==> flow/design.v (excerpt) <==
module bnn_layer0 (
    input  wire        clk,
    input  wire        reset_n,
    input  wire        i_run,
    output wire        o_idle,
    output wire        o_done,
    output wire [6:0]  addr_input,
    output wire        ce_input,
    input  wire [27:0] q_input,
    output wire [1:0]  addr_weight,
    output wire        ce_weight,
    input  wire [26:0] q_weight,
    output wire [6:0]  addr_output,
    output wire        we_output,
    output wire [25:0] d_output
);
clock: 3.81 ns
lec_check: 0
cap_margin: 30
core_aspect_ratio: 0.81
core_margin: 8
core_utilization: 40
gpl_timing_driven: 0
slew_margin: 20
tns_end_percent: 60
run.sh (not shown) runs the stock make flow with config.mk's settings and CLKGATE_MAP_FILE=.
The first run finished but failed the layout checks on negative hold slack, negative setup slack.
Rerun with:
==> flow/config.mk (replaced) <==
export PLATFORM = sky130hd
export DESIGN_NAME = bnn_layer0
export DESIGN_NICKNAME = bnn_layer0
export VERILOG_FILES = /design/flow/design.v
export SDC_FILE = /design/flow/constraint.sdc
export NUM_CORES = 4
export LEC_CHECK = 0
export CAP_MARGIN = 20
export CORE_MARGIN = 2
export CORE_UTILIZATION = 37
export GPL_TIMING_DRIVEN = 1
export MIN_ROUTING_LAYER = met1
export PLACE_DENSITY_LB_ADDON = 0.1
export SLEW_MARGIN = 35
export TNS_END_PERCENT = 30
==> flow/constraint.sdc (replaced) <==
create_clock -name core_clock -period 7.16 [get_ports {clk}]
set_input_delay 1.4320 -clock core_clock [delete_from_list [all_inputs] [get_ports {clk}]]
set_output_delay 1.4320 -clock core_clock [all_outputs]
set_load 0.01 [all_outputs]
With this change the flow finished clean.
Clock skew goes down by 0.035 ns.
Via count goes down by 11%.
Area after synthesis stays the same.
Clock-buffer cell count goes up by 29.
Die size goes up by 2.4%.
Setup slack improved by 3.3 ns.
Global-route usage goes down by 5.5 points.
Rerun with:
--- a/flow/config.mk
+++ b/flow/config.mk
@@ -9,7 +9,5 @@
 export CORE_MARGIN = 2
-export CORE_UTILIZATION = 37
-export GPL_TIMING_DRIVEN = 1
-export MIN_ROUTING_LAYER = met1
-export PLACE_DENSITY_LB_ADDON = 0.1
-export SLEW_MARGIN = 35
-export TNS_END_PERCENT = 30
+export CORE_UTILIZATION = 72
+export PLACE_DENSITY = 0.66
+export SETUP_SLACK_MARGIN = 0.76
+export SLEW_MARGIN = 20
==> flow/constraint.sdc (replaced) <==
create_clock -name core_clock -period 4.55 [get_ports {clk}]
set_input_delay 0.9100 -clock core_clock [delete_from_list [all_inputs] [get_ports {clk}]]
set_output_delay 0.9100 -clock core_clock [all_outputs]
set_load 0.01 [all_outputs]
=> The new run finished but failed the layout checks on negative setup slack. Cell area goes down by 0.71%. Critical path depth goes down by 1. Wire length goes down by about 11%. Utilization goes up by 39 points. Via count goes up by about 5%. Global-route usage goes up by 15 points.
Rerun with:
--- a/flow/config.mk
+++ b/flow/config.mk
@@ -9,5 +9,4 @@
 export CORE_MARGIN = 2
-export CORE_UTILIZATION = 72
-export PLACE_DENSITY = 0.66
-export SETUP_SLACK_MARGIN = 0.76
+export CORE_UTILIZATION = 40
+export PLACE_DENSITY = 0.6
 export SLEW_MARGIN = 20
==> flow/constraint.sdc (replaced) <==
create_clock -name core_clock -period 6.0 [get_ports {clk}]
set_input_delay 1.2000 -clock core_clock [delete_from_list [all_inputs] [get_ports {clk}]]
set_output_delay 1.2000 -clock core_clock [all_outputs]
set_load 0.01 [all_outputs]
What happened:
- This time the run completed without violations
- count of clock-buffer cells in the layout grows by 22
- worst setup slack is better by 1.2 ns
- utilization shrinks by 36 points
Rerun with:
--- a/flow/config.mk
+++ b/flow/config.mk
@@ -9,4 +9,7 @@
 export CORE_MARGIN = 2
-export CORE_UTILIZATION = 40
+export CORE_UTILIZATION = 72
+export CTS_CLUSTER_DIAMETER = 97
+export CTS_CLUSTER_SIZE = 20
 export PLACE_DENSITY = 0.6
+export SETUP_SLACK_MARGIN = 0.65
 export SLEW_MARGIN = 20
==> flow/constraint.sdc (replaced) <==
create_clock -name core_clock -period 4.66 [get_ports {clk}]
set_input_delay 0.9320 -clock core_clock [delete_from_list [all_inputs] [get_ports {clk}]]
set_output_delay 0.9320 -clock core_clock [all_outputs]
set_load 0.01 [all_outputs]
After rerunning:
- This time the run finished but fails on negative setup slack
- die size fell by 44%
- worst setup slack is worse by 1.1 ns
- cell area is lower by 3.1%
- power is lower by 0.65%
- global-route usage goes up by 14 points
- wire length falls by 6.4%
- first-iteration DRC count climbs by 19%
- combinational power went up by 32%

* * *

bnn_layer0 again, from the RTL that the note above started with.
Design bnn_layer0, start of the top module:
module bnn_layer0 (
    input  wire        clk,
    input  wire        reset_n,
    input  wire        i_run,
    output wire        o_idle,
    output wire        o_done,
    output wire [6:0]  addr_input,
    output wire        ce_input,
    input  wire [27:0] q_input,
    output wire [1:0]  addr_weight,
    output wire        ce_weight,
    input  wire [26:0] q_weight,
    output wire [6:0]  addr_output,
    output wire        we_output,
    output wire [25:0] d_output
);
export LEC_CHECK = 0
export CAP_MARGIN = 10
export CELL_PAD_IN_SITES_GLOBAL_PLACEMENT = 3
export CORE_ASPECT_RATIO = 0.55
export CORE_MARGIN = 8
export CORE_UTILIZATION = 54
export CTS_CLUSTER_DIAMETER = 198
export CTS_CLUSTER_SIZE = 34
export GPL_TIMING_DRIVEN = 0
export HOLD_SLACK_MARGIN = 0.18
export MIN_ROUTING_LAYER = met2
export PLACE_DENSITY_LB_ADDON = 0.15
export SETUP_SLACK_MARGIN = 0.48
export SLEW_MARGIN = 20
export TNS_END_PERCENT = 65
create_clock -name core_clock -period 5.16 [get_ports {clk}]
The baseline ended with an error in 5_1_grt with GRT-0116.
Change:
Settings changed: CAP_MARGIN 10 to 20, CELL_PAD_IN_SITES_GLOBAL_PLACEMENT 3 to not set, CORE_ASPECT_RATIO 0.55 to not set, CORE_MARGIN 8 to 2, CORE_UTILIZATION 54 to 72, CTS_CLUSTER_DIAMETER 198 to not set, CTS_CLUSTER_SIZE 34 to not set, GPL_TIMING_DRIVEN 0 to not set, HOLD_SLACK_MARGIN 0.18 to not set, MIN_ROUTING_LAYER met2 to not set, PLACE_DENSITY set to 0.6, PLACE_DENSITY_LB_ADDON 0.15 to not set, SETUP_SLACK_MARGIN 0.48 to 0.62, TNS_END_PERCENT 65 to not set.
Clock period 5.16 ns to 5.65 ns, I/O delays scaled along.
What happened: Now the flow finished with timing, DRC and antenna clean; synthesized cell count stays the same; die size came out lower by a quarter to a third; synthesized area is unchanged.
Change:
Settings changed: CORE_UTILIZATION 72 to 40, SETUP_SLACK_MARGIN 0.62 to 1.2.
Clock period 5.65 ns to 5.44 ns, I/O delays scaled along.
Result:
- The changed run completed without violations
- design area climbs by about 3%
- hold slack gets worse by 0.092 ns
- clock-buffer cell count rose by 11
- power goes up by 6.9%
- non-clock buffer count rises by 35
Change:
Settings changed: CAP_MARGIN 20 to 35, CORE_UTILIZATION 40 to 72, CTS_CLUSTER_DIAMETER set to 97, CTS_CLUSTER_SIZE set to 20, PLACE_DENSITY 0.6 to 0.64, SETUP_SLACK_MARGIN 1.2 to -0.39, SLEW_MARGIN 20 to 5.
Clock period 5.44 ns to 4.34 ns, I/O delays scaled along.
With this change the flow finished with negative setup slack left.
Count of clock-buffer cells in the layout goes down by 126.
Via count goes up by 1.5%.
Power goes down by 1.9%.
Synthesized area does not change.
Change:
Settings changed: CAP_MARGIN 35 to 20, CORE_UTILIZATION 72 to 68, CTS_CLUSTER_DIAMETER 97 to not set, CTS_CLUSTER_SIZE 20 to not set, PLACE_DENSITY 0.64 to 0.6, SETUP_SLACK_MARGIN -0.39 to not set, SLEW_MARGIN 5 to 20.
Clock period 4.34 ns to 9.2 ns, I/O delays scaled along.
- The changed run finished with timing, DRC and antenna clean
- design area grows by 0.49%
- worst hold slack improves by 0.33 ns
- setup slack improves by 4.7 ns
- count of clock-buffer cells in the layout grows by 103
- total power shrinks by 40%
- non-clock buffer count shrinks by 189
- area after synthesis is unchanged
- wire length shrinks by 1.8%
Power and IR drop assume default switching activity.
